===== flow/config.mk =====
export PLATFORM = sky130hd
export DESIGN_NAME = axi_timer_averager
export DESIGN_NICKNAME = axi_timer_averager
export VERILOG_FILES = /design/flow/design.v
export SDC_FILE = /design/flow/constraint.sdc
export NUM_CORES = 4
export LEC_CHECK = 0
export CAP_MARGIN = 20
export CELL_PAD_IN_SITES_DETAIL_PLACEMENT = 0
export CELL_PAD_IN_SITES_GLOBAL_PLACEMENT = 2
export CORE_MARGIN = 6
export CORE_UTILIZATION = 40
export CTS_CLUSTER_DIAMETER = 256
export GPL_ROUTABILITY_DRIVEN = 1
export GPL_TIMING_DRIVEN = 1
export MAX_ROUTING_LAYER = met5
export PLACE_DENSITY_LB_ADDON = 0.27
export SETUP_SLACK_MARGIN = 0.87
export SLEW_MARGIN = 20
export TNS_END_PERCENT = 5

===== flow/constraint.sdc =====
create_clock -name core_clock -period 3.35 [get_ports {CLK}]
set_input_delay 0.6700 -clock core_clock [delete_from_list [all_inputs] [get_ports {CLK}]]
set_output_delay 0.6700 -clock core_clock [all_outputs]
set_load 0.01 [all_outputs]

===== flow/design.v =====
`timescale 1ns / 1ps
module axi_timer_averager_functional (
    input  logic        CLK            ,
    input  logic        RESET          ,
    input  logic        START_TIMER    ,
    input  logic        STOP_TIMER     ,
    input  logic        AVG_MSMT_ENABLE,
    input  logic [ 4:0] AVG_MSMT_LIMIT ,
    output logic [31:0] MSMT_VALUE     ,
    output logic        MSMT_VALID     ,
    output logic [63:0] AVG_MSMT_VALUE ,
    output logic [31:0] MSMT_COUNT     ,
    input  logic [ 3:0] LOAD_EN        ,
    input  logic [31:0] LOAD_DATA      ,
    input  logic [ 3:0] LOAD_STRB      
);
    function automatic logic [31:0] merge_bytes(input logic [31:0] old_value, input logic [31:0] new_value, input logic [3:0] strb);
        for (int b = 0; b < 4; b++)
            merge_bytes[b*8 +: 8] = strb[b] ? new_value[b*8 +: 8] : old_value[b*8 +: 8];
    endfunction
    logic d_start_timer;
    logic start_event  ;
    logic d_stop_timer;
    logic stop_event  ;
    localparam logic IDLE_ST = 1'b0;
    localparam logic MSMT_ST = 1'b1;
    logic [31:0] measurement_value;
    logic current_state;
    logic [31:0] avg_msmt_count;
    logic [31:0] avg_msmt_limit;
    logic [63:0] avg_msmt_value        ;
    logic [63:0] avg_msmt_value_shifted;
    logic        avg_msmt_value_valid  ;
    logic [31:0] avg_msmt_limit_rom [0:31];
    always_comb begin
        for (int i = 0; i < 32; i++)
            avg_msmt_limit_rom[i] = 32'h00000001 << i;
    end
    logic d_avg_msmt_enable;
    logic avg_msmt_event;
    always_ff @(posedge CLK) begin : MSMT_COUNT_processing  
        if (RESET)
            MSMT_COUNT <= 32'd1;
        else
            MSMT_COUNT <= avg_msmt_count + 1;
    end 
    always_comb begin 
        MSMT_VALUE = measurement_value;
    end 
    always_ff @(posedge CLK) begin 
        if (RESET)
            d_start_timer <= 1'b0;
        else
            d_start_timer <= START_TIMER ;
    end 
    always_ff @(posedge CLK) begin 
        if (RESET) begin 
            start_event <= 1'b0;
        end else if (!d_start_timer & START_TIMER) begin 
            start_event <= 1'b1;
        end else begin 
            start_event <= 1'b0;
        end 
    end 
    always_ff @(posedge CLK) begin 
        if (RESET)
            d_stop_timer <= 1'b0;
        else
            d_stop_timer <= STOP_TIMER;
    end 
    always_ff @(posedge CLK) begin 
        if (RESET) begin 
            stop_event <= 1'b0;
        end else if (!d_stop_timer & STOP_TIMER) begin 
            stop_event <= 1'b1;
        end else begin 
            stop_event <= 1'b0;
        end 
    end 
    always_ff @(posedge CLK) begin : current_state_processing 
        if (RESET) begin 
            current_state <= IDLE_ST;
        end else begin 
            case (current_state)
                IDLE_ST : 
                    if (start_event) begin 
                        current_state <= MSMT_ST;
                    end else begin 
                        current_state <= current_state;
                    end 
                MSMT_ST : 
                    if (stop_event) begin 
                        current_state <= IDLE_ST;
                    end else begin 
                        current_state <= current_state;
                    end 
                default : 
                    current_state <= current_state;
            endcase  
        end 
    end 
    always_ff @(posedge CLK) begin : measurement_value_processing 
        if (RESET) begin 
            measurement_value <= '0;
        end else if (LOAD_EN[3]) begin 
            measurement_value <= merge_bytes(measurement_value, LOAD_DATA, LOAD_STRB);
        end else begin 
            case (current_state)
                MSMT_ST : 
                    measurement_value <= measurement_value + 1;
                default : 
                    measurement_value <= '0;
            endcase  
        end 
    end 
    always_ff @(posedge CLK) begin : MSMT_VALID_processing 
        if (RESET) begin 
            MSMT_VALID <= 1'b0;
        end else begin 
            case (current_state) 
                MSMT_ST : 
                    if (stop_event) begin 
                        MSMT_VALID <= 1'b1;
                    end else begin 
                        MSMT_VALID <= 1'b0;
                    end 
                default : 
                    MSMT_VALID <= 1'b0;
            endcase  
        end 
    end 
    always_ff @(posedge CLK) begin : avg_msmt_count_processing 
        if (RESET) begin 
            avg_msmt_count <= '0;
        end else if (LOAD_EN[2]) begin 
            avg_msmt_count <= merge_bytes(avg_msmt_count, LOAD_DATA, LOAD_STRB);
        end else if ((avg_msmt_count == avg_msmt_limit) | !AVG_MSMT_ENABLE) begin 
            avg_msmt_count <= '0;
        end else begin 
            if (MSMT_VALID) begin 
                avg_msmt_count <= avg_msmt_count + 1;
            end else begin 
                avg_msmt_count <= avg_msmt_count;
            end 
        end 
    end 
    always_ff @(posedge CLK) begin : d_avg_msmt_enable_processing 
        if (RESET)
            d_avg_msmt_enable <= 1'b0;
        else
            d_avg_msmt_enable <= AVG_MSMT_ENABLE;
    end 
    always_ff @(posedge CLK) begin 
        if (RESET) begin 
            avg_msmt_event <= 1'b0;
        end else if (AVG_MSMT_ENABLE & !d_avg_msmt_enable) begin 
            avg_msmt_event <= 1'b1;
        end else begin 
            avg_msmt_event <= 1'b0;
        end 
    end 
    always_ff @(posedge CLK) begin : avg_msmt_limit_processing 
        if (RESET) begin 
            avg_msmt_limit <= '0;
        end else if (avg_msmt_event) begin 
            avg_msmt_limit <= avg_msmt_limit_rom[AVG_MSMT_LIMIT];
        end else begin 
            avg_msmt_limit <= avg_msmt_limit;
        end 
    end 
    always_ff @(posedge CLK) begin : avg_msmt_value_processing 
        if (RESET) begin 
            avg_msmt_value <= '0;
        end else if (LOAD_EN[0]) begin 
            avg_msmt_value[31:0] <= merge_bytes(avg_msmt_value[31:0], LOAD_DATA, LOAD_STRB);
        end else if (LOAD_EN[1]) begin 
            avg_msmt_value[63:32] <= merge_bytes(avg_msmt_value[63:32], LOAD_DATA, LOAD_STRB);
        end else if (avg_msmt_limit == avg_msmt_count) begin 
            avg_msmt_value <= '0;
        end else begin 
            if (AVG_MSMT_ENABLE) begin 
                if (MSMT_VALID) begin 
                        avg_msmt_value <= avg_msmt_value + measurement_value;
                end else begin 
                    avg_msmt_value <= avg_msmt_value;
                end 
            end else begin 
                avg_msmt_value <= '0;
            end 
        end 
    end 
    always_ff @(posedge CLK) begin : avg_msmt_value_shifted_processing 
        if (RESET) begin 
            avg_msmt_value_shifted <= '0;
        end else begin 
            case (AVG_MSMT_LIMIT) 
                5'h00   : avg_msmt_value_shifted <= avg_msmt_value[63:0];
                5'h01   : avg_msmt_value_shifted <= avg_msmt_value[63:1];
                5'h02   : avg_msmt_value_shifted <= avg_msmt_value[63:2];
                5'h03   : avg_msmt_value_shifted <= avg_msmt_value[63:3];
                5'h04   : avg_msmt_value_shifted <= avg_msmt_value[63:4];
                5'h05   : avg_msmt_value_shifted <= avg_msmt_value[63:5];
                5'h06   : avg_msmt_value_shifted <= avg_msmt_value[63:6];
                5'h07   : avg_msmt_value_shifted <= avg_msmt_value[63:7];
                5'h08   : avg_msmt_value_shifted <= avg_msmt_value[63:8];
                5'h09   : avg_msmt_value_shifted <= avg_msmt_value[63:9];
                5'h0a   : avg_msmt_value_shifted <= avg_msmt_value[63:10];
                5'h0b   : avg_msmt_value_shifted <= avg_msmt_value[63:11];
                5'h0c   : avg_msmt_value_shifted <= avg_msmt_value[63:12];
                5'h0d   : avg_msmt_value_shifted <= avg_msmt_value[63:13];
                5'h0e   : avg_msmt_value_shifted <= avg_msmt_value[63:14];
                5'h0f   : avg_msmt_value_shifted <= avg_msmt_value[63:15];
                5'h10   : avg_msmt_value_shifted <= avg_msmt_value[63:16];
                5'h11   : avg_msmt_value_shifted <= avg_msmt_value[63:17];
                5'h12   : avg_msmt_value_shifted <= avg_msmt_value[63:18];
                5'h13   : avg_msmt_value_shifted <= avg_msmt_value[63:19];
                5'h14   : avg_msmt_value_shifted <= avg_msmt_value[63:20];
                5'h15   : avg_msmt_value_shifted <= avg_msmt_value[63:21];
                5'h16   : avg_msmt_value_shifted <= avg_msmt_value[63:22];
                5'h17   : avg_msmt_value_shifted <= avg_msmt_value[63:23];
                5'h18   : avg_msmt_value_shifted <= avg_msmt_value[63:24];
                5'h19   : avg_msmt_value_shifted <= avg_msmt_value[63:25];
                5'h1a   : avg_msmt_value_shifted <= avg_msmt_value[63:26];
                5'h1b   : avg_msmt_value_shifted <= avg_msmt_value[63:27];
                5'h1c   : avg_msmt_value_shifted <= avg_msmt_value[63:28];
                5'h1d   : avg_msmt_value_shifted <= avg_msmt_value[63:29];
                5'h1e   : avg_msmt_value_shifted <= avg_msmt_value[63:30];
                5'h1f   : avg_msmt_value_shifted <= avg_msmt_value[63:31];
                default : avg_msmt_value_shifted <= avg_msmt_value[63:31];
            endcase  
        end 
    end 
    always_ff @(posedge CLK) begin : avg_msmt_value_valid_processing 
        if (RESET) begin 
            avg_msmt_value_valid <= 1'b0;
        end else if (avg_msmt_count == avg_msmt_limit) begin 
            avg_msmt_value_valid <= 1'b1;
        end else begin 
            avg_msmt_value_valid <= 1'b0;
        end 
    end
    always_ff @(posedge CLK) begin 
        if (RESET) begin 
            AVG_MSMT_VALUE <= '0;
        end else if (avg_msmt_value_valid) begin 
            AVG_MSMT_VALUE <= avg_msmt_value_shifted;
        end else begin 
            AVG_MSMT_VALUE <= AVG_MSMT_VALUE;
        end 
    end 
endmodule
`timescale 1 ns / 1 ps
module axi_timer_averager #(
    parameter integer DEFAULT_SAMPLES_SERIE = 2,
    parameter integer S_AXI_LITE_DATA_WIDTH = 32  ,
    parameter integer S_AXI_LITE_ADDR_WIDTH = 32
) (
    input  logic                                 CLK               ,
    input  logic                                 RESETN            ,
    input  logic [    S_AXI_LITE_ADDR_WIDTH-1:0] S_AXI_LITE_AWADDR ,
    input  logic [                          2:0] S_AXI_LITE_AWPROT ,
    input  logic                                 S_AXI_LITE_AWVALID,
    output logic                                 S_AXI_LITE_AWREADY,
    input  logic [    S_AXI_LITE_DATA_WIDTH-1:0] S_AXI_LITE_WDATA  ,
    input  logic [(S_AXI_LITE_DATA_WIDTH/8)-1:0] S_AXI_LITE_WSTRB  ,
    input  logic                                 S_AXI_LITE_WVALID ,
    output logic                                 S_AXI_LITE_WREADY ,
    output logic [                          1:0] S_AXI_LITE_BRESP  ,
    output logic                                 S_AXI_LITE_BVALID ,
    input  logic                                 S_AXI_LITE_BREADY ,
    input  logic [    S_AXI_LITE_ADDR_WIDTH-1:0] S_AXI_LITE_ARADDR ,
    input  logic [                          2:0] S_AXI_LITE_ARPROT ,
    input  logic                                 S_AXI_LITE_ARVALID,
    output logic                                 S_AXI_LITE_ARREADY,
    output logic [    S_AXI_LITE_DATA_WIDTH-1:0] S_AXI_LITE_RDATA  ,
    output logic [                          1:0] S_AXI_LITE_RRESP  ,
    output logic                                 S_AXI_LITE_RVALID ,
    input  logic                                 S_AXI_LITE_RREADY ,
    output logic [                         31:0] MSMT_VALUE        ,
    output logic                                 MSMT_VALID        ,
    input  logic                                 INTR
);
    logic [S_AXI_LITE_ADDR_WIDTH-1:0] axi_awaddr ;
    logic                             axi_awready;
    logic                             axi_wready ;
    logic [                      1:0] axi_bresp  ;
    logic                             axi_bvalid ;
    logic [S_AXI_LITE_ADDR_WIDTH-1:0] axi_araddr ;
    logic                             axi_arready;
    logic [S_AXI_LITE_DATA_WIDTH-1:0] axi_rdata  ;
    logic [                      1:0] axi_rresp  ;
    logic                             axi_rvalid ;
    localparam integer ADDR_LSB          = (S_AXI_LITE_DATA_WIDTH/32) + 1;
    localparam integer OPT_MEM_ADDR_BITS = 5                             ;
    logic                                                            slv_reg_rden                          ;
    logic                                                            slv_reg_wren                          ;
    logic [S_AXI_LITE_DATA_WIDTH-1:0]                                reg_data_out                          ;
    logic                                                            aw_en                                 ;
    logic        start_timer       ;
    logic        stop_timer        ;
    logic        avg_msmt_enable   ;
    logic [ 4:0] avg_msmt_limit    ;
    logic [31:0] msmt_count_reg    ;
    logic [63:0] avg_msmt_value_reg;
    logic [ 3:0] load_en           ;
    always_comb begin : S_AXI_LITE_processing 
        S_AXI_LITE_AWREADY = axi_awready;
        S_AXI_LITE_WREADY  = axi_wready;
        S_AXI_LITE_BRESP   = axi_bresp;
        S_AXI_LITE_BVALID  = axi_bvalid;
        S_AXI_LITE_ARREADY = axi_arready;
        S_AXI_LITE_RDATA   = axi_rdata;
        S_AXI_LITE_RRESP   = axi_rresp;
    end 
    always_ff @( posedge CLK ) begin : S_AXI_LITE_RVALID_proc
        if (~RESETN)
            S_AXI_LITE_RVALID <= 1'b0;
        else
            S_AXI_LITE_RVALID <= axi_rvalid;
    end 
    always_ff @( posedge CLK ) begin : axi_awready_proc
        if (~RESETN)
            axi_awready <= 1'b0;
        else    
            if (~axi_awready & S_AXI_LITE_AWVALID & S_AXI_LITE_WVALID & aw_en)
                axi_awready <= 1'b1;
            else 
                if (S_AXI_LITE_BREADY & axi_bvalid)
                    axi_awready <= 1'b0;
                else
                    axi_awready <= 1'b0;
    end       
    always_ff @( posedge CLK ) begin : aw_en_proc
        if (~RESETN)
            aw_en <= 1'b1;
        else
            if (~axi_awready & S_AXI_LITE_AWVALID & S_AXI_LITE_WVALID & aw_en)
                aw_en <= 1'b0;
            else 
                if (S_AXI_LITE_BREADY & axi_bvalid)
                    aw_en <= 1'b1;
    end       
    always_ff @( posedge CLK ) begin : axi_awaddr_proc
        if (~RESETN)
            axi_awaddr <= '0;
        else
            if (~axi_awready & S_AXI_LITE_AWVALID & S_AXI_LITE_WVALID & aw_en)
                axi_awaddr <= S_AXI_LITE_AWADDR;
    end       
    always_ff @( posedge CLK ) begin : axi_wready_proc
        if (~RESETN)
            axi_wready <= 1'b0;
        else    
            if (~axi_wready & S_AXI_LITE_WVALID & S_AXI_LITE_AWVALID & aw_en )
                axi_wready <= 1'b1;
            else
                axi_wready <= 1'b0;
    end       
    always_comb begin : slv_reg_wren_processing  
        slv_reg_wren = axi_wready & S_AXI_LITE_WVALID & axi_awready & S_AXI_LITE_AWVALID;
    end
    always_ff @( posedge CLK ) begin : axi_bvalid_proc
        if (~RESETN)
            axi_bvalid  <= 1'b0;
        else
            if (axi_awready & S_AXI_LITE_AWVALID & ~axi_bvalid & axi_wready & S_AXI_LITE_WVALID)
                axi_bvalid <= 1'b1;
            else
                if (S_AXI_LITE_BREADY & axi_bvalid)
                    axi_bvalid <= 1'b0; 
    end   
    always_ff @( posedge CLK ) begin : axi_bresp_proc
        if (~RESETN)
            axi_bresp   <= 2'b0;
        else
            if (axi_awready & S_AXI_LITE_AWVALID & ~axi_bvalid & axi_wready & S_AXI_LITE_WVALID)
                axi_bresp  <= 2'b0;  
    end   
    always_ff @( posedge CLK ) begin : axi_arready_proc
        if (~RESETN)
            axi_arready <= 1'b0;
        else    
            if (~axi_arready & S_AXI_LITE_ARVALID)
                axi_arready <= 1'b1;
            else
                axi_arready <= 1'b0;
    end       
    always_ff @( posedge CLK ) begin : axi_araddr_proc
        if (~RESETN)
            axi_araddr  <= 32'b0;
        else    
            if (~axi_arready & S_AXI_LITE_ARVALID)
                axi_araddr  <= S_AXI_LITE_ARADDR;
    end       
    always_ff @( posedge CLK ) begin : axi_rvalid_proc
        if (~RESETN)
            axi_rvalid <= 1'b0;
        else
            if (axi_arready & S_AXI_LITE_ARVALID & ~axi_rvalid)
                axi_rvalid <= 1'b1;
            else 
                if (axi_rvalid & S_AXI_LITE_RREADY)
                    axi_rvalid <= 1'b0;
    end    
    always_ff @( posedge CLK ) begin : axi_rresp_proc
        if (~RESETN)
            axi_rresp  <= '0;
        else
            if (axi_arready & S_AXI_LITE_ARVALID & ~axi_rvalid)
                axi_rresp  <= 2'b0;  
    end    
    always_ff @(posedge CLK) begin : slv_reg_rden_proc
        if (~RESETN)
            slv_reg_rden <= 1'b0;
        else
            slv_reg_rden <= axi_arready & S_AXI_LITE_ARVALID & ~axi_rvalid;
    end 
    always_ff @(posedge CLK) begin
        if (~RESETN)
            reg_data_out <= '0;
        else
        case ( axi_araddr[ADDR_LSB+OPT_MEM_ADDR_BITS:ADDR_LSB] )
            8'h00   : reg_data_out <= {31'b0, stop_timer};
            8'h01   : reg_data_out <= {16'b0, 3'b0, avg_msmt_limit, 7'b0, avg_msmt_enable};
            8'h02   : reg_data_out <= avg_msmt_value_reg[31:0];
            8'h03   : reg_data_out <= avg_msmt_value_reg[63:32];
            8'h04   : reg_data_out <= msmt_count_reg[31:0];
            default : reg_data_out <= '0;
        endcase
    end
    always_ff @(posedge CLK) begin
        if (~RESETN)
            axi_rdata <= '0;
        else if (slv_reg_rden)
            axi_rdata <= reg_data_out;      
    end    
    always_ff @(posedge CLK) begin : stop_timer_processing 
        if (~RESETN) begin 
            stop_timer <= 1'b0;
        end else begin 
            if (slv_reg_wren) begin 
                if (axi_awaddr[ADDR_LSB + OPT_MEM_ADDR_BITS : ADDR_LSB] == 0) begin 
                    if (S_AXI_LITE_WSTRB[0]) begin 
                        stop_timer <= S_AXI_LITE_WDATA[0];
                    end else begin 
                        stop_timer <= 1'b0;
                    end 
                end else begin 
                    stop_timer <= 1'b0;
                end 
            end else begin 
                stop_timer <= 1'b0;
            end 
        end 
    end 
    always_ff @(posedge CLK) begin : avg_msmt_enable_processing 
        if (~RESETN) begin 
            avg_msmt_enable <= 1'b0;
        end else begin 
            if (slv_reg_wren) begin 
                if (axi_awaddr[ADDR_LSB + OPT_MEM_ADDR_BITS : ADDR_LSB] == 1) begin 
                    if (S_AXI_LITE_WSTRB[0]) begin 
                        avg_msmt_enable <= S_AXI_LITE_WDATA[0];
                    end else begin 
                        avg_msmt_enable <= avg_msmt_enable;
                    end 
                end else begin 
                    avg_msmt_enable <= avg_msmt_enable;
                end 
            end else begin 
                avg_msmt_enable <= avg_msmt_enable;
            end 
        end 
    end 
    always_ff @(posedge CLK) begin : avg_msmt_limit_processing 
        if (~RESETN) begin 
            avg_msmt_limit <= DEFAULT_SAMPLES_SERIE;
        end else begin 
            if (slv_reg_wren) begin 
                if (axi_awaddr[ADDR_LSB + OPT_MEM_ADDR_BITS : ADDR_LSB] == 1) begin 
                    if (S_AXI_LITE_WSTRB[1]) begin 
                        avg_msmt_limit <= S_AXI_LITE_WDATA[12:8];
                    end else begin 
                        avg_msmt_limit <= avg_msmt_limit;
                    end 
                end else begin 
                    avg_msmt_limit <= avg_msmt_limit;
                end 
            end else begin 
                avg_msmt_limit <= avg_msmt_limit;
            end 
        end 
    end 
    always_ff @(posedge CLK) begin : start_timer_processing 
        if (~RESETN)
            start_timer <= 1'b0;
        else
            start_timer <= INTR;
    end 
    always_comb begin : load_en_processing 
        load_en[0] = slv_reg_wren & (axi_awaddr[ADDR_LSB + OPT_MEM_ADDR_BITS : ADDR_LSB] == 2);
        load_en[1] = slv_reg_wren & (axi_awaddr[ADDR_LSB + OPT_MEM_ADDR_BITS : ADDR_LSB] == 3);
        load_en[2] = slv_reg_wren & (axi_awaddr[ADDR_LSB + OPT_MEM_ADDR_BITS : ADDR_LSB] == 4);
        load_en[3] = slv_reg_wren & (axi_awaddr[ADDR_LSB + OPT_MEM_ADDR_BITS : ADDR_LSB] == 5);
    end
    axi_timer_averager_functional axi_timer_averager_functional_inst (
        .CLK            (CLK               ),
        .RESET          (~RESETN           ),
        .START_TIMER    (start_timer       ),
        .STOP_TIMER     (stop_timer        ),
        .AVG_MSMT_ENABLE(avg_msmt_enable   ),
        .AVG_MSMT_LIMIT (avg_msmt_limit    ),
        .MSMT_VALUE     (MSMT_VALUE        ),
        .MSMT_VALID     (MSMT_VALID        ),
        .AVG_MSMT_VALUE (avg_msmt_value_reg),
        .MSMT_COUNT     (msmt_count_reg    ),
        .LOAD_EN        (load_en           ),
        .LOAD_DATA      (S_AXI_LITE_WDATA  ),
        .LOAD_STRB      (S_AXI_LITE_WSTRB  )
    );
endmodule

===== flow/run.sh =====
#!/bin/bash
# the make line also repeats each setting of config.mk as NAME=value (left out here)
make -C /OpenROAD-flow-scripts/flow DESIGN_CONFIG=/design/flow/config.mk WORK_HOME=/design/flow/orfs CLKGATE_MAP_FILE= finish

==> flow_summary.ini, run 1 <==
; flow metrics
[critical_path]
reg2regPathDepth = 12
worst-path-stages = 12
timing.reg2reg.setup_slack_ns = 0.24
cpPeakStageDelay_ns = 0.45
setup.worst_path.start_class = flop
required_ns = 3.89
path_class = reg2reg
cpMaxStageDelayCell = or4_1
worstSetupEndpointType = flop
timing.critical_path.arrival_ns = 3.66
critical_path.max_fanout = 8
critical_path_s_top_delay_family = AND-OR/OR-AND gates
path_cells = ha_4 > inv_2 > fa_2 > and2b_1 > o31a_1 > o31ai_4 > a221o_1 > a211oi_4 > buf_12 > o211ai_1 > or4_1 > a31oi_1
cp_bufs_invs = 2

[hold_path]
min_delay_path_depth = 1
holdPathEnd = axi_timer_averager_functional_inst.avg_msmt_event
min_path_type = reg2reg

[sta]
final-max-slew-violation-count = 0
min_period_ns = 3.11
share_of_the_clock_period_used_by_the_worst_path_pct = 93.0
rsz_0062_raised_after_global_routing = true
setup_tns_final_ns = 0
timing_hold_violations_final = 0
maxClockFrequency_ghz = 0.321
fin_worst_skew_ns = 0.0250
finalHoldWorstSlack_ns = 0.385
worst_pin_slew_ns = 1.17
report.final.setup_viol = 0
timing.max_slew.rel_slack_pct = 21.9

[logic_synthesis]
netlist.top_cell.by_area = dfxtp_1
ys_top_logic_family = AND-OR/OR-AND gates
ys_dominant_reg_cell = dfxtp_1
top_cells_by_area = dfxtp_1 (30%), a221oi_1 (7.0%), a22oi_1 (6.8%)
syn_area_per_cell_um2 = 7.94
most_used_standard_cell_by_instance_count_after_synthesis = nor2_1
synth_top_area_share_pct = 29.7
ys_top_cells_by_count = nor2_1 (425), dfxtp_1 (421), clkbuf_1 (393)
netlist-cell-type-count = 94
async_reset_ff_share_pct = 0
yosys_area_um2 = 28400
syn-instance-count = 3579
ys_seq_share_pct = 29.7
total_cells_reported_by_yosys_after_synthesis = 3579
synthesis.yosys.warnings = 3
compound_area_share_pct = 34.6
post_synth_edffs = 0
syn_area_um2 = 28400
synth.mux.area_fraction_pct = 5.75
flip_flop_and_latch_count_after_synthesis = 421
fa_ha_area_share_pct = 1.57
synth-xor-area-share_pct = 2.80
synth.cellmix.simpleShare_pct = 18.4

[power]
vdd.ir_drop.worst_mv = 0.325
power_sequential_mw = 5.05
powerClk_mw = 5.42
clock_power_share_pct = 49.5
combPwrFrac_pct = 4.3
power_per_unit_of_standard_cell_area_nw_per_um2 = 316
power_leakage_nw = 12.2
register_share_of_total_power_pct = 46.2
netSwitchingPower_mw = 2.62
intPower_mw = 8.31
powerComb_mw = 0.471
largestPowerGroup = clock
sw_frac_of_total_pct = 24.0

[finish]
area_growth_pct = 21.6
layout.nets = 3750
fin_util_pct = 49.3

[clock_network]
clk_pin_slew_worst_paths_ns = 0.06
cts_root_buffer = clkbuf_16
cts-root-to-sink-buffers = 3
total_number_of_h_tree_levels = 2
cts_tree = built
clock_sink_count = 421
cts_made_buffers = 48
clk_latency_ns = 0.61

[flow_run]
maxCapViolations = 0
openroad.warnings = 90

[global_routing]
grt_max_degree = 136
groute.usage.overall_pct = 36.5
via_count_of_the_first_global_routing_pass = 32577
grt_first_pass_wirelength_mm = 221
grt_remaining_overflow = 0
grt_antenna_before_repair = 10

[placement]
post-dp-hpwl_mm = 93.9
gp_congestion = 0.943
io_buffers = 125

[route]
drt_pre_antenna_iters = 14
drt-total-wl_mm = 153
route.antenna.remaining_nets = 0
drt_first_iter_violations = 6587
detail_route.vias_per_cell = 7.42
count_of_vias_placed_by_the_detailed_router = 33970
route.detailed.wl_per_inst_um = 33.5
drcViolationCount = 0

[floorplan]
die_area_um2 = 77600
die.size.y_um = 279
placementRows = 97
core_area_um2 = 70100
boundaryPins = 188
die-width_um = 279
floorplan_utilization_pct = 40.5

[outcome]
outcome = finished clean
layer usage:
metal | wire length [µm] | vias to the layer above | GRT usage (%)
li1 | - | 13986 | -
met1 | 56300 | 16033 | 45.8
met2 | 64500 | 2944 | 55.4
met3 | 20200 | 997 | 11.8
met4 | 12100 | 10 | 20.2
met5 | 80 | - | 0
what timing repair did:
item | in CTS | in global routing
gates cloned | 1 | 5
endpoints found under the setup margin | 175 | 191
pin swaps | 16 | 16
gates resized | 91 | 28
hold buffers | 0 | 0
setup buffers | 11 | 36
per-stage QoR:
| step | setup slack (ns) | power (mW) | cell area [µm²] | instances |
|---|---|---|---|---|
| floorplan | 0.321 | 5.36 | 28500 | 3582 |
| global placement | 0.0201 | 5.62 | 31800 | 4436 |
| detailed placement | -0.0249 | 5.62 | 31800 | 4436 |
| CTS | 0.300 | 11.0 | 33900 | 4534 |
| global route | 0.127 | 11.2 | 34600 | 4577 |
| finish | 0.235 | 10.9 | 34600 | 4580 |
cell type report:
type | count | area [µm²]
Clock buffer | 68 | 1400
Timing Repair Buffer | 462 | 4510
Clock inverter | 18 | 220
Inverter | 29 | 116
Fill cell | 6801 | 35600
Tap cell | 940 | 1180
Sequential cell | 421 | 8480
Multi-Input combinational cell | 2639 | 18600
Antenna cell | 3 | 7.51
==> run 2, diff against run 1 <==
ABC_AREA = 1   (was unset)
CAP_MARGIN = 5   (was 20)
CELL_PAD_IN_SITES_DETAIL_PLACEMENT = 2   (was 0)
CELL_PAD_IN_SITES_GLOBAL_PLACEMENT = 1   (was 2)
CORE_MARGIN = 2   (was 6)
CORE_UTILIZATION = 35   (was 40)
CTS_CLUSTER_DIAMETER = unset   (was 256)
CTS_CLUSTER_SIZE = 13   (was unset)
GPL_TIMING_DRIVEN = unset   (was 1)
MAX_ROUTING_LAYER = met4   (was met5)
MIN_ROUTING_LAYER = met1   (was unset)
PLACE_DENSITY_LB_ADDON = 0.13   (was 0.27)
SETUP_SLACK_MARGIN = -0.64   (was 0.87)
SLEW_MARGIN = 35   (was 20)
TNS_END_PERCENT = unset   (was 5)
clock period = 8.0 ns   (was 3.35 ns; I/O delays follow)
==> flow_summary.ini, run 2 <==
; flow metrics
[logic_synthesis]
post_synth_edffs = 0
ys_seq_share_pct = 26.7
ys_top_logic_family = simple AND/OR/NAND/NOR gates
ys_top_cells_by_count = nand2_1 (1234), nor2_1 (885), o22ai_1 (625)
synthesis.yosys.warnings = 3
synth_top_area_share_pct = 26.7
netlist.top_cell.by_area = dfxtp_1
synth-xor-area-share_pct = 2.11
synth.mux.area_fraction_pct = 0
yosys_area_um2 = 31500
total_cells_reported_by_yosys_after_synthesis = 5365
syn_area_um2 = 31500
compound_area_share_pct = 23.0
async_reset_ff_share_pct = 0
syn-instance-count = 5365
top_cells_by_area = dfxtp_1 (27%), nand2_1 (15%), o22ai_1 (12%)
fa_ha_area_share_pct = 1.41
ys_dominant_reg_cell = dfxtp_1
syn_area_per_cell_um2 = 5.88
flip_flop_and_latch_count_after_synthesis = 421
synth.cellmix.simpleShare_pct = 34.2
most_used_standard_cell_by_instance_count_after_synthesis = nand2_1
netlist-cell-type-count = 51

[power]
largestPowerGroup = clock
power_mw = 4.73
clock_power_share_pct = 49.0
intPower_mw = 3.48
netSwitchingPower_mw = 1.25
register_share_of_total_power_pct = 45.4
combPwrFrac_pct = 5.6
power_leakage_nw = 14.4
power_per_unit_of_standard_cell_area_nw_per_um2 = 135
powerComb_mw = 0.266
power_sequential_mw = 2.15
sw_frac_of_total_pct = 26.4
powerClk_mw = 2.31
vdd.ir_drop.worst_mv = 0.159

[sta]
setup_slack_ns = 3.40
setup_tns_final_ns = 0
timing_hold_violations_final = 0
fin_worst_skew_ns = 0.0450
report.final.setup_viol = 0
min_period_ns = 4.60
share_of_the_clock_period_used_by_the_worst_path_pct = 57.5
final-max-slew-violation-count = 0
maxClockFrequency_ghz = 0.217
timing.max_slew.rel_slack_pct = 26.6
finalHoldWorstSlack_ns = 0.384
worst_pin_slew_ns = 1.10
rsz_0062_raised_after_global_routing = false

[critical_path]
cp_bufs_invs = 5
required_ns = 8.49
worst_reg2reg_path_startpoint = avg_msmt_limit[4]
critical_path.max_fanout = 42
worst-path-stages = 10
worstSetupEndpointType = flop
path_class = reg2reg
worstSetupStartpoint = avg_msmt_limit[4]
timing.reg2reg.setup_slack_ns = 3.40
timing.critical_path.arrival_ns = 5.09
cpPeakStageDelay_ns = 0.71
cpMaxStageDelayCell = o21bai_1
setup.worst_path.start_class = flop
critical_path_s_top_delay_family = buffers and inverters
reg2regPathDepth = 10
path_cells = buf_4 > inv_2 > nand3_2 > inv_2 > nor4_2 > nand2_2 > buf_4 > nand3_1 > o21bai_1 > inv_1

[outcome]
outcome = finished clean

[global_routing]
grt_remaining_overflow = 0
grt_max_degree = 131
groute.usage.overall_pct = 46.5
grt_antenna_before_repair = 13
via_count_of_the_first_global_routing_pass = 43984
grt_first_pass_wirelength_mm = 311

[route]
route.antenna.remaining_nets = 0
count_of_vias_placed_by_the_detailed_router = 42900
route.detailed.wl_per_inst_um = 33.6
drt_pre_antenna_iters = 8
detail_route.vias_per_cell = 6.64
drt_first_iter_violations = 5573
drt-total-wl_mm = 217
drcViolationCount = 0

[floorplan]
die-width_um = 304
placementRows = 110
die_area_um2 = 92500
boundaryPins = 188
core_area_um2 = 89600
floorplan_utilization_pct = 35.2
die.size.y_um = 304

[clock_network]
clk_latency_ns = 0.65
cts_tree = built
total_number_of_h_tree_levels = 2
clk_pin_slew_worst_paths_ns = 0.06
cts_hold_repair.buffers = 0
cts_post_setup_buffers_inserted = 0
cts_made_buffers = 50
cts-root-to-sink-buffers = 3
ctsResizeCount = 0
cts_root_buffer = clkbuf_16
clock_sink_count = 421

[flow_run]
openroad.warnings = 90
maxCapViolations = 0

[placement]
dpl-instance-area_um2 = 33400
dp_slack_ns = 3.30
io_buffers = 125
gp_congestion = 1.04
post-dp-hpwl_mm = 141

[hold_path]
min_path_type = reg2reg
min_delay_path_depth = 1
holdPathEnd = axi_timer_averager_functional_inst.stop_event
min_from = axi_timer_averager_functional_inst.d_stop_timer

[finish]
finish.instance_area_um2 = 35100
layout.nets = 5382
area_growth_pct = 11.3
## run 2: through the flow
stage / std cells / utilization, %
finish: 6459 / 39.2
global route: 6454 / 39.2
CTS: 6443 / 39.1
detailed placement: 6356 / 37.3
global placement: 6355 / 37.3
floorplan: 5368 / -
## run 2: final cells by class
class | instances | area (µm²)
fillers | 11295 | 54500
multi-input cells | 3941 | 19300
flip-flops and latches | 421 | 8430
inverters | 589 | 2220
repair buffers | 230 | 2080
well taps | 1176 | 1470
clock buffers | 67 | 1410
clock inverters | 20 | 193
diodes | 15 | 37.5
## run 2: per-layer routing
metal  vias to the layer above  GRT usage (%)  routed length [µm]
li1                      17623              -                   -
met1                     20945           54.0               80700
met2                      3088           67.4               89700
met3                      1244           14.7               26000
met4                         0           33.6               20400
met5                         -              -                   0
==> run 3, diff against run 2 <==
ABC_AREA = unset   (was 1)
CAP_MARGIN = 20   (was 5)
CELL_PAD_IN_SITES_DETAIL_PLACEMENT = 0   (was 2)
CELL_PAD_IN_SITES_GLOBAL_PLACEMENT = 2   (was 1)
CORE_UTILIZATION = 60   (was 35)
CTS_CLUSTER_DIAMETER = 373   (was unset)
CTS_CLUSTER_SIZE = 99   (was 13)
MAX_ROUTING_LAYER = unset   (was met4)
MIN_ROUTING_LAYER = unset   (was met1)
PLACE_DENSITY = 0.84   (was unset)
PLACE_DENSITY_LB_ADDON = unset   (was 0.13)
SETUP_SLACK_MARGIN = unset   (was -0.64)
SLEW_MARGIN = 20   (was 35)
clock period = 5.49 ns   (was 8.0 ns; I/O delays follow)
==> flow_summary.ini, run 3 <==
; flow metrics
[logic_synthesis]
synth.cellmix.simpleShare_pct = 18.4
top_cells_by_area = dfxtp_1 (30%), a221oi_1 (7.0%), a22oi_1 (6.8%)
fa_ha_area_share_pct = 1.57
synth-xor-area-share_pct = 2.80
yosys_area_um2 = 28400
ys_top_cells_by_count = nor2_1 (425), dfxtp_1 (421), clkbuf_1 (393)
total_cells_reported_by_yosys_after_synthesis = 3579
synth.mux.area_fraction_pct = 5.75
syn_area_per_cell_um2 = 7.94
synthesis.yosys.warnings = 3
compound_area_share_pct = 34.6
ys_seq_share_pct = 29.7
syn_area_um2 = 28400
netlist-cell-type-count = 94
ys_dominant_reg_cell = dfxtp_1
ys_top_logic_family = AND-OR/OR-AND gates
netlist.top_cell.by_area = dfxtp_1
syn-instance-count = 3579
flip_flop_and_latch_count_after_synthesis = 421
most_used_standard_cell_by_instance_count_after_synthesis = nor2_1
async_reset_ff_share_pct = 0
synth_top_area_share_pct = 29.7
post_synth_edffs = 0

[outcome]
fail_step = global placement without I/O
stop_error = [ERROR GPL-0301] Utilization 114.802 % exceeds 100%.
outcome = aborted with a tool error

[floorplan]
floorplan_utilization_pct = 60.9
die_area_um2 = 49100
core_area_um2 = 46700
placementRows = 79
die-width_um = 222
die.size.y_um = 222
==> run 4, diff against run 3 <==
CAP_MARGIN = 25   (was 20)
CELL_PAD_IN_SITES_DETAIL_PLACEMENT = 1   (was 0)
CELL_PAD_IN_SITES_GLOBAL_PLACEMENT = 1   (was 2)
CORE_UTILIZATION = 35   (was 60)
CTS_CLUSTER_DIAMETER = unset   (was 373)
CTS_CLUSTER_SIZE = unset   (was 99)
MIN_ROUTING_LAYER = met2   (was unset)
PLACE_DENSITY = unset   (was 0.84)
PLACE_DENSITY_LB_ADDON = 0.14   (was unset)
SETUP_SLACK_MARGIN = -0.64   (was unset)
clock period = 8.0 ns   (was 5.49 ns; I/O delays follow)
==> flow_summary.ini, run 4 <==
; flow metrics
[logic_synthesis]
ys_seq_share_pct = 29.7
synth.mux.area_fraction_pct = 5.75
netlist.top_cell.by_area = dfxtp_1
ys_top_cells_by_count = nor2_1 (425), dfxtp_1 (421), clkbuf_1 (393)
most_used_standard_cell_by_instance_count_after_synthesis = nor2_1
compound_area_share_pct = 34.6
yosys_area_um2 = 28400
total_cells_reported_by_yosys_after_synthesis = 3579
synthesis.yosys.warnings = 3
syn-instance-count = 3579
async_reset_ff_share_pct = 0
synth.cellmix.simpleShare_pct = 18.4
top_cells_by_area = dfxtp_1 (30%), a221oi_1 (7.0%), a22oi_1 (6.8%)
post_synth_edffs = 0
flip_flop_and_latch_count_after_synthesis = 421
fa_ha_area_share_pct = 1.57
netlist-cell-type-count = 94
synth-xor-area-share_pct = 2.80
syn_area_per_cell_um2 = 7.94
ys_dominant_reg_cell = dfxtp_1
syn_area_um2 = 28400
synth_top_area_share_pct = 29.7
ys_top_logic_family = AND-OR/OR-AND gates

[clock_network]
cts-root-to-sink-buffers = 3
ctsResizeCount = 0
total_number_of_h_tree_levels = 2
clock_sink_count = 421
cts_root_buffer = clkbuf_16
cts_made_buffers = 51
cts_hold_repair.buffers = 0
cts_post_setup_buffers_inserted = 0

[floorplan]
die-width_um = 289
boundaryPins = 188
floorplan_utilization_pct = 35.3
placementRows = 104
die.size.y_um = 289
die_area_um2 = 83500
core_area_um2 = 80400

[outcome]
outcome = aborted with a tool error
fail_step = global routing
stop_error = [ERROR GRT-0116] Global routing finished with congestion. Check the congestion regions in the DRC Viewer.

[global_routing]
groute.usage.overall_pct = 65.3
grt_remaining_overflow = 1

[placement]
gp_congestion = 0.977
io_buffers = 125
post-dp-hpwl_mm = 97.9
dpl-instance-area_um2 = 30200
-- run 4: per-stage QoR --
stage | instances | setup slack, ns | power [mW]
after floorplan | 3582 | 4.62 | 2.24
after CTS | 4476 | 3.65 | 4.92
after detailed placement | 4387 | 3.00 | 2.36
after global placement | 4386 | 3.10 | 2.35
-- run 4: metal layers --
layer,overflow,track usage (%)
met4,0,42.4
met5,0,41.4
met3,1,74.6
met2,0,71.5
met1,-,-
==> run 5, diff against run 4 <==
CAP_MARGIN = 20   (was 25)
CELL_PAD_IN_SITES_DETAIL_PLACEMENT = 0   (was 1)
CELL_PAD_IN_SITES_GLOBAL_PLACEMENT = 2   (was 1)
CORE_MARGIN = 6   (was 2)
CORE_UTILIZATION = 40   (was 35)
CTS_CLUSTER_DIAMETER = 256   (was unset)
GPL_TIMING_DRIVEN = 1   (was unset)
MAX_ROUTING_LAYER = met5   (was unset)
MIN_ROUTING_LAYER = unset   (was met2)
PLACE_DENSITY_LB_ADDON = 0.27   (was 0.14)
SETUP_SLACK_MARGIN = 0.87   (was -0.64)
TNS_END_PERCENT = 5   (was unset)
clock period = 3.34 ns   (was 8.0 ns; I/O delays follow)
==> flow_summary.ini, run 5 <==
; flow metrics
[logic_synthesis]
flip_flop_and_latch_count_after_synthesis = 421
most_used_standard_cell_by_instance_count_after_synthesis = nor2_1
post_synth_edffs = 0
synthesis.yosys.warnings = 3
synth.cellmix.simpleShare_pct = 18.4
compound_area_share_pct = 34.6
total_cells_reported_by_yosys_after_synthesis = 3579
netlist.top_cell.by_area = dfxtp_1
synth_top_area_share_pct = 29.7
syn_area_per_cell_um2 = 7.94
syn-instance-count = 3579
ys_top_cells_by_count = nor2_1 (425), dfxtp_1 (421), clkbuf_1 (393)
yosys_area_um2 = 28400
async_reset_ff_share_pct = 0
synth.mux.area_fraction_pct = 5.75
synth-xor-area-share_pct = 2.80
syn_area_um2 = 28400
netlist-cell-type-count = 94
top_cells_by_area = dfxtp_1 (30%), a221oi_1 (7.0%), a22oi_1 (6.8%)
ys_dominant_reg_cell = dfxtp_1
ys_seq_share_pct = 29.7
ys_top_logic_family = AND-OR/OR-AND gates
fa_ha_area_share_pct = 1.57

[placement]
gp_congestion = 0.958
post-dp-hpwl_mm = 93.9
io_buffers = 125

[critical_path]
critical_path.max_fanout = 7
timing.critical_path.arrival_ns = 3.61
path_cells = ha_4 > inv_2 > fa_2 > and2b_1 > o31a_1 > o31ai_4 > a221o_1 > a211oi_4 > buf_12 > o21ai_2 > buf_4 > a21oi_1 > o2bb2a_1
cpPeakStageDelay_ns = 0.36
worstSetupEndpointType = flop
worst-path-stages = 13
required_ns = 3.81
cpMaxStageDelayCell = dfxtp_4
setup.worst_path.start_class = flop
cp_bufs_invs = 3
timing.reg2reg.setup_slack_ns = 0.20
critical_path_s_top_delay_family = AND-OR/OR-AND gates
reg2regPathDepth = 13
path_class = reg2reg

[finish]
layout.nets = 3747
area_growth_pct = 21.2

[hold_path]
min_delay_path_depth = 1
holdPathEnd = axi_timer_averager_functional_inst.stop_event
min_path_type = reg2reg
min_from = axi_timer_averager_functional_inst.d_stop_timer

[route]
detail_route.vias_per_cell = 7.54
route.detailed.wl_per_inst_um = 33.9
drcViolationCount = 0
count_of_vias_placed_by_the_detailed_router = 34548
route.antenna.remaining_nets = 0
drt_pre_antenna_iters = 11
drt-total-wl_mm = 155
drt_first_iter_violations = 7140

[power]
power_per_unit_of_standard_cell_area_nw_per_um2 = 319
netSwitchingPower_mw = 2.63
power_leakage_nw = 12.1
sw_frac_of_total_pct = 23.9
power_mw = 11.0
power_sequential_mw = 5.07
vdd.ir_drop.worst_mv = 0.394
powerClk_mw = 5.46
intPower_mw = 8.37
combPwrFrac_pct = 4.3
powerComb_mw = 0.467
clock_power_share_pct = 49.6
register_share_of_total_power_pct = 46.1
largestPowerGroup = clock

[sta]
setup_tns_final_ns = 0
rsz_0062_raised_after_global_routing = true
timing_hold_violations_final = 0
worst_pin_slew_ns = 1.23
final-max-slew-violation-count = 0
timing.max_slew.rel_slack_pct = 18.1
min_period_ns = 3.14
fin_worst_skew_ns = 0.0682
maxClockFrequency_ghz = 0.318
share_of_the_clock_period_used_by_the_worst_path_pct = 94.2
report.final.setup_viol = 0

[clock_network]
cts-root-to-sink-buffers = 3
total_number_of_h_tree_levels = 2
clk_pin_slew_worst_paths_ns = 0.07
clock_sink_count = 421
cts_hold_repair.buffers = 0
cts_tree = built
clk_latency_ns = 0.64
cts_made_buffers = 47
cts_root_buffer = clkbuf_16

[flow_run]
openroad.warnings = 87
maxCapViolations = 0

[floorplan]
die_area_um2 = 77600
die.size.y_um = 279
die-width_um = 279
boundaryPins = 188
floorplan_utilization_pct = 40.5
core_area_um2 = 70100
placementRows = 97

[global_routing]
via_count_of_the_first_global_routing_pass = 32925
groute.usage.overall_pct = 37.3
grt_antenna_before_repair = 11
grt_remaining_overflow = 0
grt_first_pass_wirelength_mm = 225
grt_max_degree = 98

[outcome]
outcome = finished clean
-- run 5: what timing repair did --
action	CTS	global route
setup buffers	34	5
gates resized	30	85
pin swaps	15	20
cloned	7	1
setup endpoints to repair	173	172
-- run 5: per-stage QoR --
step	instance area (µm²)	hold slack, ns	worst slack [ns]	util (%)	instances
after global placement	31800	0.372	0.0308	45.3	4441
after global routing	34400	0.398	0.131	49.1	4577
after detailed placement	31800	0.374	0.0486	45.4	4442
after CTS	34000	0.383	0.245	48.5	4570
after floorplan	28500	0.367	0.311	-	3582
final	34400	0.384	0.195	49.1	4581
-- run 5: cell type report --
| class | instances | area (µm²) |
|---|---|---|
| timing repair buffer | 455 | 4340 |
| clock buffer | 70 | 1410 |
| fill | 6786 | 35700 |
| antenna | 5 | 12.5 |
| sequential | 421 | 8470 |
| inverter | 29 | 116 |
| tap | 940 | 1180 |
| multi-input combinational | 2644 | 18700 |
| clock inverter | 17 | 235 |
-- run 5: metal layers --
layer  vias to the layer above  track usage [%]  share of wire [%]
met5                         -                0              0.045
met2                      3077             56.0                 42
li1                      13966                -                  -
met3                      1055             14.2                 14
met1                     16442             46.0                 37
met4                         8             20.4                7.9
==> run 6, diff against run 5 <==
ABC_AREA = 0   (was unset)
CELL_PAD_IN_SITES_DETAIL_PLACEMENT = 1   (was 0)
CORE_MARGIN = 2   (was 6)
CORE_UTILIZATION = 46   (was 40)
CTS_CLUSTER_DIAMETER = unset   (was 256)
GPL_TIMING_DRIVEN = unset   (was 1)
MAX_ROUTING_LAYER = met4   (was met5)
PLACE_DENSITY_LB_ADDON = unset   (was 0.27)
SETUP_SLACK_MARGIN = 0.08   (was 0.87)
SLEW_MARGIN = 0   (was 20)
TNS_END_PERCENT = unset   (was 5)
clock period = 3.02 ns   (was 3.34 ns; I/O delays follow)
==> flow_summary.ini, run 6 <==
; flow metrics
[logic_synthesis]
synth.mux.area_fraction_pct = 5.75
ys_top_cells_by_count = nor2_1 (425), dfxtp_1 (421), clkbuf_1 (393)
ys_top_logic_family = AND-OR/OR-AND gates
synth.cellmix.simpleShare_pct = 18.4
compound_area_share_pct = 34.6
total_cells_reported_by_yosys_after_synthesis = 3579
syn_area_per_cell_um2 = 7.94
synth_top_area_share_pct = 29.7
netlist-cell-type-count = 94
post_synth_edffs = 0
flip_flop_and_latch_count_after_synthesis = 421
synthesis.yosys.warnings = 3
fa_ha_area_share_pct = 1.57
syn-instance-count = 3579
yosys_area_um2 = 28400
top_cells_by_area = dfxtp_1 (30%), a221oi_1 (7.0%), a22oi_1 (6.8%)
syn_area_um2 = 28400
ys_dominant_reg_cell = dfxtp_1
netlist.top_cell.by_area = dfxtp_1
most_used_standard_cell_by_instance_count_after_synthesis = nor2_1
async_reset_ff_share_pct = 0
ys_seq_share_pct = 29.7
synth-xor-area-share_pct = 2.80

[sta]
report.final.setup_viol = 7
fin_worst_skew_ns = 0.0442
timing.max_slew.rel_slack_pct = 22.0
rsz_0062_raised_after_global_routing = true
setup_slack_ns = -0.0805
final-max-slew-violation-count = 0
min_period_ns = 3.10
timing_hold_violations_final = 0
share_of_the_clock_period_used_by_the_worst_path_pct = 103
worst_pin_slew_ns = 1.17
maxClockFrequency_ghz = 0.323
setup_tns_final_ns = -0.330

[power]
combPwrFrac_pct = 4.2
netSwitchingPower_mw = 3.00
power_sequential_mw = 5.60
vdd.ir_drop.worst_mv = 0.393
power_leakage_nw = 12.8
power_per_unit_of_standard_cell_area_nw_per_um2 = 354
largestPowerGroup = clock
powerClk_mw = 6.26
intPower_mw = 9.39
clock_power_share_pct = 50.5
register_share_of_total_power_pct = 45.2
powerComb_mw = 0.526
sw_frac_of_total_pct = 24.2

[floorplan]
core_area_um2 = 61400
die_area_um2 = 63800
boundaryPins = 188
die.size.y_um = 253
placementRows = 91
floorplan_utilization_pct = 46.3
die-width_um = 253

[critical_path]
critical_path_s_top_delay_family = AND-OR/OR-AND gates
path_class = reg2reg
required_ns = 3.50
worst-path-stages = 15
reg2regPathDepth = 15
critical_path.max_fanout = 4
timing.reg2reg.setup_slack_ns = -0.08
timing.critical_path.arrival_ns = 3.58
worstSetupEndpointType = flop
worst_path_most_repeated_cell = buf_6
cpPeakStageDelay_ns = 0.37
cp_bufs_invs = 5
setup.worst_path.start_class = flop
path_cells = ha_4 > inv_2 > fa_2 > and2b_1 > o31a_1 > o31ai_4 > a221o_1 > a211oi_4 > buf_6 > buf_6 > buf_4 > o21ai_4 > buf_6 > a21oi_1 > o2bb2a_2
cpMaxStageDelayCell = o31ai_4

[clock_network]
cts_hold_repair.buffers = 0
cts-root-to-sink-buffers = 3
clk_latency_ns = 0.63
clk_pin_slew_worst_paths_ns = 0.06
clock_sink_count = 421
cts_tree = built
total_number_of_h_tree_levels = 2
cts_made_buffers = 48
cts_root_buffer = clkbuf_16

[placement]
post-dp-hpwl_mm = 103
dpl-instance-area_um2 = 32500
dp_slack_ns = -0.116
gp_congestion = 0.986
io_buffers = 125

[global_routing]
via_count_of_the_first_global_routing_pass = 36267
grt_max_degree = 95
grt_first_pass_wirelength_mm = 236
grt_remaining_overflow = 0
grt_antenna_before_repair = 17
groute.usage.overall_pct = 50.1

[route]
route.antenna.remaining_nets = 0
route.detailed.wl_per_inst_um = 35.8
drt-total-wl_mm = 163
drcViolationCount = 0
drt_pre_antenna_iters = 22
detail_route.vias_per_cell = 7.90
count_of_vias_placed_by_the_detailed_router = 35995
drt_first_iter_violations = 6402

[outcome]
check-failures = setup timing
outcome = complete, but fails checks

[flow_run]
openroad.warnings = 89
maxCapViolations = 0

[finish]
final-comb-area_um2 = 18500
layout.nets = 3862
n_fill_cell = 7070
finish.instance_area_um2 = 35000
flop_area_um2 = 8450
area_growth_pct = 23.3

[hold_path]
min_path_type = reg2reg
min_delay_path_depth = 1
holdPathEnd = axi_timer_averager_functional_inst.stop_event
min_from = axi_timer_averager_functional_inst.d_stop_timer
==> run 6: what timing repair did <==
item	4_1_cts	5_1_grt
endpoints found under the setup margin	32	93
pin swaps	14	31
resized	14	60
cloned	0	3
setup buffers	7	37
==> run 6: through the flow <==
stage               utilization (%)  cells  power [mW]  hold slack [ns]
detailed placement             53.0   4407        6.23            0.379
finish                         57.1   4556        12.4            0.385
CTS                            56.0   4501        12.4            0.377
floorplan                         -   3582        5.94            0.367
global placement               53.0   4407        6.22            0.371
global route                   57.1   4553        12.7            0.399
==> run 6: final cells by class <==
type,instances,area share [%]
well taps,790,2.82
clock inverters,26,1.08
clock buffers,61,3.77
flip-flops and latches,421,24.1
diodes,16,0.114
multi-input cells,2641,52.9
inverters,29,0.332
repair buffers,572,14.9
==> run 6: per-layer routing <==
| layer | wire, µm | share of wire [%] | vias to the layer above | GRT usage (%) |
|---|---|---|---|---|
| li1 | - | - | 14199 | - |
| met1 | 57700 | 35 | 17224 | 57.5 |
| met2 | 67100 | 41 | 3236 | 71.7 |
| met3 | 22600 | 14 | 1336 | 18.3 |
| met4 | 15700 | 9.6 | 0 | 36.2 |
| met5 | 0 | 0 | - | - |
==> run 7, diff against run 6 <==
ABC_AREA = unset   (was 0)
CELL_PAD_IN_SITES_DETAIL_PLACEMENT = 0   (was 1)
CORE_UTILIZATION = 44   (was 46)
MAX_ROUTING_LAYER = unset   (was met4)
SETUP_SLACK_MARGIN = unset   (was 0.08)
SLEW_MARGIN = 20   (was 0)
clock period = 2.7 ns   (was 3.02 ns; I/O delays follow)
==> flow_summary.ini, run 7 <==
; flow metrics
[logic_synthesis]
ys_seq_share_pct = 29.7
syn_area_per_cell_um2 = 7.94
synthesis.yosys.warnings = 3
netlist.top_cell.by_area = dfxtp_1
synth.cellmix.simpleShare_pct = 18.4
synth-xor-area-share_pct = 2.80
synth.mux.area_fraction_pct = 5.75
ys_top_logic_family = AND-OR/OR-AND gates
total_cells_reported_by_yosys_after_synthesis = 3579
ys_top_cells_by_count = nor2_1 (425), dfxtp_1 (421), clkbuf_1 (393)
yosys_area_um2 = 28400
compound_area_share_pct = 34.6
flip_flop_and_latch_count_after_synthesis = 421
most_used_standard_cell_by_instance_count_after_synthesis = nor2_1
top_cells_by_area = dfxtp_1 (30%), a221oi_1 (7.0%), a22oi_1 (6.8%)
fa_ha_area_share_pct = 1.57
syn_area_um2 = 28400
ys_dominant_reg_cell = dfxtp_1
syn-instance-count = 3579
synth_top_area_share_pct = 29.7
async_reset_ff_share_pct = 0
netlist-cell-type-count = 94
post_synth_edffs = 0

[clock_network]
cts_root_buffer = clkbuf_16
clk_latency_ns = 0.65
clk_pin_slew_worst_paths_ns = 0.06
cts-root-to-sink-buffers = 3
total_number_of_h_tree_levels = 2
cts_tree = built
cts_made_buffers = 48
clock_sink_count = 421

[route]
count_of_vias_placed_by_the_detailed_router = 35507
detail_route.vias_per_cell = 7.46
drt-total-wl_mm = 156
drcViolationCount = 0
route.detailed.wl_per_inst_um = 32.8
drt_pre_antenna_iters = 14
route.antenna.remaining_nets = 0
drt_first_iter_violations = 6555

[finish]
fin_util_pct = 57.5
area_growth_pct = 29.7
layout.nets = 4011

[sta]
fin_worst_skew_ns = 0.0576
setup_tns_final_ns = -4.93
timing.max_slew.rel_slack_pct = 31.7
share_of_the_clock_period_used_by_the_worst_path_pct = 114
setup_slack_ns = -0.371
timing_hold_violations_final = 0
min_period_ns = 3.07
maxClockFrequency_ghz = 0.326
report.final.setup_viol = 25
worst_pin_slew_ns = 1.02
final-max-slew-violation-count = 0
rsz_0062_raised_after_global_routing = true

[hold_path]
min_path_type = in2reg
min_delay_path_depth = 2
holdPathEnd = aw_en
min_from = RESETN

[floorplan]
placementRows = 93
die-width_um = 258
core_area_um2 = 64100
die.size.y_um = 258
boundaryPins = 188
die_area_um2 = 66600
floorplan_utilization_pct = 44.3

[global_routing]
grt_first_pass_wirelength_mm = 227
via_count_of_the_first_global_routing_pass = 34456
groute.usage.overall_pct = 44.7
grt_antenna_before_repair = 14
grt_remaining_overflow = 0
grt_max_degree = 106

[power]
power_sequential_mw = 6.26
powerComb_mw = 0.608
sw_frac_of_total_pct = 23.6
powerClk_mw = 7.50
power_leakage_nw = 13.8
vdd.ir_drop.worst_mv = 0.550
intPower_mw = 11.0
combPwrFrac_pct = 4.2
power_per_unit_of_standard_cell_area_nw_per_um2 = 390
clock_power_share_pct = 52.2
largestPowerGroup = clock
register_share_of_total_power_pct = 43.6
netSwitchingPower_mw = 3.40

[critical_path]
critical_path.max_fanout = 6
worstSetupEndpointType = flop
path_class = reg2reg
worst-path-stages = 12
worst_path_most_repeated_cell = o31a_1
timing.critical_path.arrival_ns = 3.60
critical_path_s_top_delay_family = AND-OR/OR-AND gates
cpPeakStageDelay_ns = 0.39
reg2regPathDepth = 12
timing.reg2reg.setup_slack_ns = -0.37
required_ns = 3.23
path_cells = ha_4 > inv_2 > fa_2 > and2b_1 > o31a_1 > o31ai_4 > a221o_1 > a211oi_4 > buf_6 > o2111ai_4 > o31a_1 > o22ai_1
cpMaxStageDelayCell = a221o_1
cp_bufs_invs = 2
setup.worst_path.start_class = flop

[placement]
gp_congestion = 0.996
io_buffers = 125
post-dp-hpwl_mm = 102

[outcome]
outcome = complete, but fails checks
check-failures = setup timing

[flow_run]
maxCapViolations = 0
openroad.warnings = 92
[run 7: per-layer routing]
metal  share of wire, %  track usage (%)  vias to the layer above
li1                   -                -                    14504
met1                 37             54.2                    16803
met2                 41             66.5                     3118
met3                 14             17.8                     1058
met4                7.7             26.6                       24
met5               0.21                0                        -
[run 7: stage by stage]
stage	std cells	power [mW]	cell area, µm²	setup slack (ns)	hold slack, ns
after floorplan	3582	6.65	28500	-0.320	0.367
after global routing	4758	14.7	36900	-0.461	0.330
after CTS	4748	14.4	36500	-0.296	0.298
after global placement	4652	6.98	34500	-0.398	0.376
after detailed placement	4652	6.99	34500	-0.402	0.382
final	4762	14.4	36900	-0.371	0.325
[run 7: repair_timing]
| item | 4_1_cts | 5_1_grt |
|---|---|---|
| setup endpoints to repair | 84 | 108 |
| pin swaps | 27 | 26 |
| resized | 42 | 63 |
| hold buffers | 0 | 0 |
| buffers inserted | 9 | 9 |
| gates cloned | 0 | 2 |
[run 7: cell type report]
| cell class | instances | area, µm² |
|---|---|---|
| fillers | 5861 | 27300 |
| multi-input cells | 2640 | 18600 |
| flip-flops and latches | 421 | 8450 |
| repair buffers | 722 | 6740 |
| clock buffers | 64 | 1350 |
| well taps | 855 | 1070 |
| clock inverters | 26 | 485 |
| inverters | 29 | 116 |
| diodes | 5 | 12.5 |
==> run 8, diff against run 7 <==
CELL_PAD_IN_SITES_DETAIL_PLACEMENT = 1   (was 0)
CORE_UTILIZATION = 35   (was 44)
clock period = 6.82 ns   (was 2.7 ns; I/O delays follow)
==> flow_summary.ini, run 8 <==
; flow metrics
[outcome]
outcome = finished clean

[logic_synthesis]
syn_area_per_cell_um2 = 7.94
compound_area_share_pct = 34.6
synth_top_area_share_pct = 29.7
netlist-cell-type-count = 94
post_synth_edffs = 0
fa_ha_area_share_pct = 1.57
synth.mux.area_fraction_pct = 5.75
yosys_area_um2 = 28400
ys_top_cells_by_count = nor2_1 (425), dfxtp_1 (421), clkbuf_1 (393)
syn_area_um2 = 28400
ys_dominant_reg_cell = dfxtp_1
synth-xor-area-share_pct = 2.80
ys_seq_share_pct = 29.7
synthesis.yosys.warnings = 3
total_cells_reported_by_yosys_after_synthesis = 3579
synth.cellmix.simpleShare_pct = 18.4
flip_flop_and_latch_count_after_synthesis = 421
syn-instance-count = 3579
ys_top_logic_family = AND-OR/OR-AND gates
most_used_standard_cell_by_instance_count_after_synthesis = nor2_1
netlist.top_cell.by_area = dfxtp_1
top_cells_by_area = dfxtp_1 (30%), a221oi_1 (7.0%), a22oi_1 (6.8%)
async_reset_ff_share_pct = 0

[route]
route.detailed.wl_per_inst_um = 36.5
count_of_vias_placed_by_the_detailed_router = 33149
route.antenna.remaining_nets = 0
drcViolationCount = 0
drt_first_iter_violations = 4734
drt_pre_antenna_iters = 7
detail_route.vias_per_cell = 7.39
drt-total-wl_mm = 164

[critical_path]
worst-path-stages = 8
path_cells = or3b_2 > nor2_4 > buf_4 > a22o_1 > a221oi_1 > nand4_1 > nor4_1 > nor3_1
timing.critical_path.arrival_ns = 4.82
cpMaxStageDelayCell = nor3_1
worst_reg2reg_path_startpoint = avg_msmt_limit[2]
required_ns = 7.24
worstSetupEndpointType = flop
setup.worst_path.start_class = flop
cp_bufs_invs = 1
cpPeakStageDelay_ns = 0.92
timing.reg2reg.setup_slack_ns = 2.42
path_class = reg2reg
critical_path.max_fanout = 40
reg2regPathDepth = 8
critical_path_s_top_delay_family = simple AND/OR/NAND/NOR gates
worstSetupStartpoint = avg_msmt_limit[2]

[power]
largestPowerGroup = clock
register_share_of_total_power_pct = 43.9
power_sequential_mw = 2.48
netSwitchingPower_mw = 1.35
combPwrFrac_pct = 3.9
vdd.ir_drop.worst_mv = 0.182
clock_power_share_pct = 52.1
power_leakage_nw = 11.0
powerComb_mw = 0.221
intPower_mw = 4.29
power_per_unit_of_standard_cell_area_nw_per_um2 = 176
sw_frac_of_total_pct = 24.0
powerClk_mw = 2.94

[sta]
rsz_0062_raised_after_global_routing = false
final-max-slew-violation-count = 0
timing.max_slew.rel_slack_pct = 7.47
timing_hold_violations_final = 0
maxClockFrequency_ghz = 0.227
report.final.setup_viol = 0
share_of_the_clock_period_used_by_the_worst_path_pct = 64.5
fin_worst_skew_ns = 0.0459
min_period_ns = 4.40
setup_tns_final_ns = 0
worst_pin_slew_ns = 1.38

[global_routing]
grt_antenna_before_repair = 12
via_count_of_the_first_global_routing_pass = 33347
grt_remaining_overflow = 0
groute.usage.overall_pct = 37.9
grt_max_degree = 112
grt_first_pass_wirelength_mm = 237

[flow_run]
maxCapViolations = 0
openroad.warnings = 89

[clock_network]
ctsResizeCount = 0
cts_made_buffers = 52
clk_pin_slew_worst_paths_ns = 0.06
total_number_of_h_tree_levels = 2
cts_hold_repair.buffers = 0
cts_post_setup_buffers_inserted = 0
cts-root-to-sink-buffers = 3
cts_tree = built
cts_root_buffer = clkbuf_16
clock_sink_count = 421
clk_latency_ns = 0.64

[finish]
instances_no_fill = 4488
final-comb-area_um2 = 18200
flop_area_um2 = 8440
n_fill_cell = 9420
layout.nets = 3530
area_growth_pct = 12.8

[floorplan]
boundaryPins = 188
die-width_um = 289
die_area_um2 = 83500
placementRows = 104
floorplan_utilization_pct = 35.3
die.size.y_um = 289
core_area_um2 = 80400

[hold_path]
min_from = axi_timer_averager_functional_inst.d_start_timer
min_delay_path_depth = 1
min_path_type = reg2reg
holdPathEnd = axi_timer_averager_functional_inst.start_event

[placement]
post-dp-hpwl_mm = 98.7
io_buffers = 125
gp_congestion = 0.885
numPlacedInstances = 4387
==> run 8: stage by stage <==
stage	power, mW	cell area (µm²)	util [%]	hold WS (ns)	worst slack (ns)
finish	5.64	32000	39.8	0.379	2.42
global route	5.81	32000	39.8	0.391	2.38
CTS	5.69	32000	39.8	0.384	2.72
detailed placement	2.75	30200	37.6	0.375	2.04
global placement	2.75	30200	37.5	0.371	2.09
floorplan	2.63	28400	-	0.367	3.63
==> run 8: area by class of cell <==
| type | instances | area share (%) |
|---|---|---|
| well taps | 1060 | 4.14 |
| clock buffers | 71 | 4.63 |
| diodes | 4 | 0.0312 |
| multi-input cells | 2638 | 56.9 |
| flip-flops and latches | 421 | 26.3 |
| clock inverters | 26 | 1.05 |
| repair buffers | 239 | 6.61 |
| inverters | 29 | 0.363 |
==> run 8: per-layer routing <==
metal	vias up	wire length [µm]	track usage, %
met5	-	23	1.42
met4	4	10100	20.1
met3	744	19100	11.3
met2	2456	70500	57.8
met1	16427	64100	48.0
li1	13518	-	-
Power and IR drop assume default switching activity.
